## the baseline
==> flow/design.v (excerpt) <==
module ALU #(
    parameter DATA_W = 32
)
(
    input                       i_clk,    
    input                       i_rst_n,  
    input                       i_valid,  
    input [DATA_W - 1 : 0]      i_A,      
    input [DATA_W - 1 : 0]      i_B,      
    input [         2 : 0]      i_inst,   
    output [2*DATA_W - 1 : 0]   o_data,   
    output                      o_done    
);
    parameter S_IDLE           = 2'd0;
    parameter S_ONE_CYCLE_OP   = 2'd1;
    parameter S_MULTI_CYCLE_OP = 2'd2;
    reg  [         1: 0] state, state_nxt;  
    reg  [  DATA_W-1: 0] operand_a, operand_a_nxt;
    reg  [  DATA_W-1: 0] operand_b, operand_b_nxt;
    reg  [         2: 0] inst, inst_nxt;
    wire [  DATA_W-1: 0] add_buf, sub_buf;
    reg  [  2*DATA_W: 0] shift_reg, shift_reg_nxt;
    reg                  done, done_nxt;
    reg  [         4: 0] counter;
    assign add_buf = operand_a + operand_b;
    assign sub_buf = operand_a - operand_b;
    assign o_data = shift_reg[ 2*DATA_W-1: 0];
    assign o_done = done;
    always @(*) begin
        if (i_valid) begin
            operand_a_nxt = i_A;
            operand_b_nxt = i_B;
            inst_nxt      = i_inst;
        end
        else begin
            operand_a_nxt = operand_a;
            operand_b_nxt = operand_b;
            inst_nxt      = inst;
        end
    end
    always @(*) begin
        case(state)
            S_IDLE           :  begin
                if (i_valid) state_nxt = (i_inst >= 6 ) ? S_MULTI_CYCLE_OP : S_ONE_CYCLE_OP;
                else state_nxt = state;
            end
            S_ONE_CYCLE_OP   :  state_nxt = S_IDLE;
            S_MULTI_CYCLE_OP :  state_nxt = (counter == 31) ? S_IDLE : state;           
            default : state_nxt = state;
        endcase
    end
    always @(posedge i_clk) begin 
        counter <= (state == S_MULTI_CYCLE_OP) ? counter + 5'd1 : 5'd0;
    end
    always @(*) begin
        shift_reg_nxt = shift_reg;
        case (state)
            S_IDLE          : begin
                shift_reg_nxt = 65'b0;
                done_nxt = 1'b0;
            end
            S_ONE_CYCLE_OP  : begin
                case (inst)
                    3'd0    : begin
  ...
For scale: about 2,500 cells after synthesis, ~140 flip-flops, roughly 18,000 um2 of cells after synthesis.
Settings: LEC_CHECK=0, ABC_AREA=0, CAP_MARGIN=15, CELL_PAD_IN_SITES_DETAIL_PLACEMENT=1, CORE_ASPECT_RATIO=0.5, CORE_MARGIN=3, CORE_UTILIZATION=43, CTS_CLUSTER_DIAMETER=333, CTS_CLUSTER_SIZE=34, GPL_ROUTABILITY_DRIVEN=0, GPL_TIMING_DRIVEN=1, MAX_ROUTING_LAYER=met5, PLACE_DENSITY_LB_ADDON=0.02, SETUP_SLACK_MARGIN=-0.19, SLEW_MARGIN=35; clock period 3.77 ns.
run.sh (not shown) runs the stock make flow with config.mk's settings and CLKGATE_MAP_FILE=.
[the baseline] flow finished | final checks: failed | reasons: setup timing
> inputs changed (the baseline -> the candidate)
- removing CTS_CLUSTER_SIZE (formerly 34)
- removing PLACE_DENSITY_LB_ADDON (formerly 0.02)
- removing GPL_TIMING_DRIVEN (formerly 1)
- changing CAP_MARGIN from 15 to 20
- removing CORE_ASPECT_RATIO (formerly 0.5)
- changing SLEW_MARGIN from 35 to 20
- removing ABC_AREA (formerly 0)
- changing CORE_UTILIZATION from 43 to 40
- changing CORE_MARGIN from 3 to 2
- removing SETUP_SLACK_MARGIN (formerly -0.19)
- removing CTS_CLUSTER_DIAMETER (formerly 333)
- removing MAX_ROUTING_LAYER (formerly met5)
- removing CELL_PAD_IN_SITES_DETAIL_PLACEMENT (formerly 1)
- removing GPL_ROUTABILITY_DRIVEN (formerly 0)
- changing the clock period (ns, I/O delays scaled along) from 3.77 to 7.0
[summary]
Compared with the baseline, the candidate is the less power-hungry design. The candidate completed; timing, DRC and antenna clean. Diff the baseline -> the candidate | area of all placed cells without fillers | decrease of 5.8%. Compared to the baseline, the candidate has fraction of the cycle the final worst path needs 32 points lower.

* * *

Setup of job 2249:
Starting RTL as in the previous note.
## ALU
module ALU #(
    parameter DATA_W = 32
)
(
    input                       i_clk,    
    input                       i_rst_n,  
    input                       i_valid,  
    input [DATA_W - 1 : 0]      i_A,      
    input [DATA_W - 1 : 0]      i_B,      
    input [         2 : 0]      i_inst,   
    output [2*DATA_W - 1 : 0]   o_data,   
    output                      o_done    
);
clock: 7.0 ns
lec_check: 0
cap_margin: 20
cell_pad_in_sites_global_placement: 2
core_aspect_ratio: 1.99
core_margin: 2
core_utilization: 36
cts_cluster_diameter: 351
cts_cluster_size: 98
place_density: 0.89
slew_margin: 0
Here is what was changed in the inputs of job 5189 compared with job 2249.
Settings: CORE_MARGIN changed from 2 to 3; TNS_END_PERCENT newly set to 65; SLEW_MARGIN changed from 0 to 20; CTS_CLUSTER_SIZE removed (was 98); CORE_UTILIZATION changed from 36 to 59; CELL_PAD_IN_SITES_GLOBAL_PLACEMENT changed from 2 to 3; CELL_PAD_IN_SITES_DETAIL_PLACEMENT newly set to 2; CORE_ASPECT_RATIO changed from 1.99 to 1.65; CTS_CLUSTER_DIAMETER removed (was 351); MIN_ROUTING_LAYER newly set to met2; PLACE_DENSITY removed (was 0.89); GPL_ROUTABILITY_DRIVEN newly set to 0; CAP_MARGIN changed from 20 to 5.
- Job 5189 did not finish: a tool error stopped it during 3_1_place_gp_skip_io.
- Reported for job 2249 and job 5189, synthesized cell count turned out identical to the last digit.
- The core footprint in job 5189 is 0.60 times that in job 2249.
- Going from job 2249 to job 5189, die span in y shrank by more than a quarter.
- Per the comparison of job 5189 with job 2249, die area now sits lower; chip area estimate from yosys synthesis now sits at about the same level.
Setup changes, job 5189 to job 6732
Settings: a change of CORE_ASPECT_RATIO from 1.65 to 1.14; an added ABC_AREA of 1; a change of GPL_ROUTABILITY_DRIVEN from 0 to 1; a change of CORE_MARGIN from 3 to 4; a change of CORE_UTILIZATION from 59 to 36.
### Flow results
- Job 6732 went all the way through synthesis, placement and routing and the layout is clean on timing, DRC and antenna.
- In job 6732, simple-gate area share of the yosys netlist is higher than in job 5189.
- Re mapped cell area: job 6732 is 6.3% up on job 5189.
- The area of the die in job 6732 was higher than what job 5189 gave.
- Number of unique standard cell types used by synthesis went down by more than a quarter going from job 5189 to job 6732.
- Comparing job 6732 and job 5189, the higher net count after synthesis is on job 6732.
- In the metrics for job 6732 and job 5189, the one carrying the higher multiplexer share of the synthesized area is job 5189.
- Delta (job 6732 minus job 5189): synthesis area per yosys moved up; core area shows an increase of 77%.
> inputs changed (job 6732 -> job 5445)
Settings: CORE_ASPECT_RATIO removed (was 1.14); ABC_AREA removed (was 1); CORE_MARGIN changed from 4 to 2; TNS_END_PERCENT removed (was 65); CELL_PAD_IN_SITES_GLOBAL_PLACEMENT removed (was 3); CORE_UTILIZATION changed from 36 to 45; CAP_MARGIN changed from 5 to 20; GPL_ROUTABILITY_DRIVEN removed (was 1); MIN_ROUTING_LAYER removed (was met2); CELL_PAD_IN_SITES_DETAIL_PLACEMENT removed (was 2); the clock period (ns, I/O delays scaled along) changed from 7.0 to 3.64.
## What came out
- Job 5445 ran to completion and came out clean on the timing, design-rule and antenna checks.
- Sequential share of layout area sits lower in job 5445 than in job 6732.
- Job 5445 leaves less setup margin than job 6732.
- Any difference in count of library flops with an enable pin between job 6732 and job 5445 is small enough to ignore.
- Number of standard cells reported by yosys ended up about 23% lower on job 5445 than on job 6732.
- Job 5445 vs. job 6732: global-route wire length before repair went down by 26%.
- A end of the critical path of shift_reg[48]$_DFFE_PN0P_ is what job 6732 shows, while shift_reg[28]$_DFFE_PN0P_ belongs to job 5445.
Power figures rest on the tool's default switching activity, not on a simulated workload.
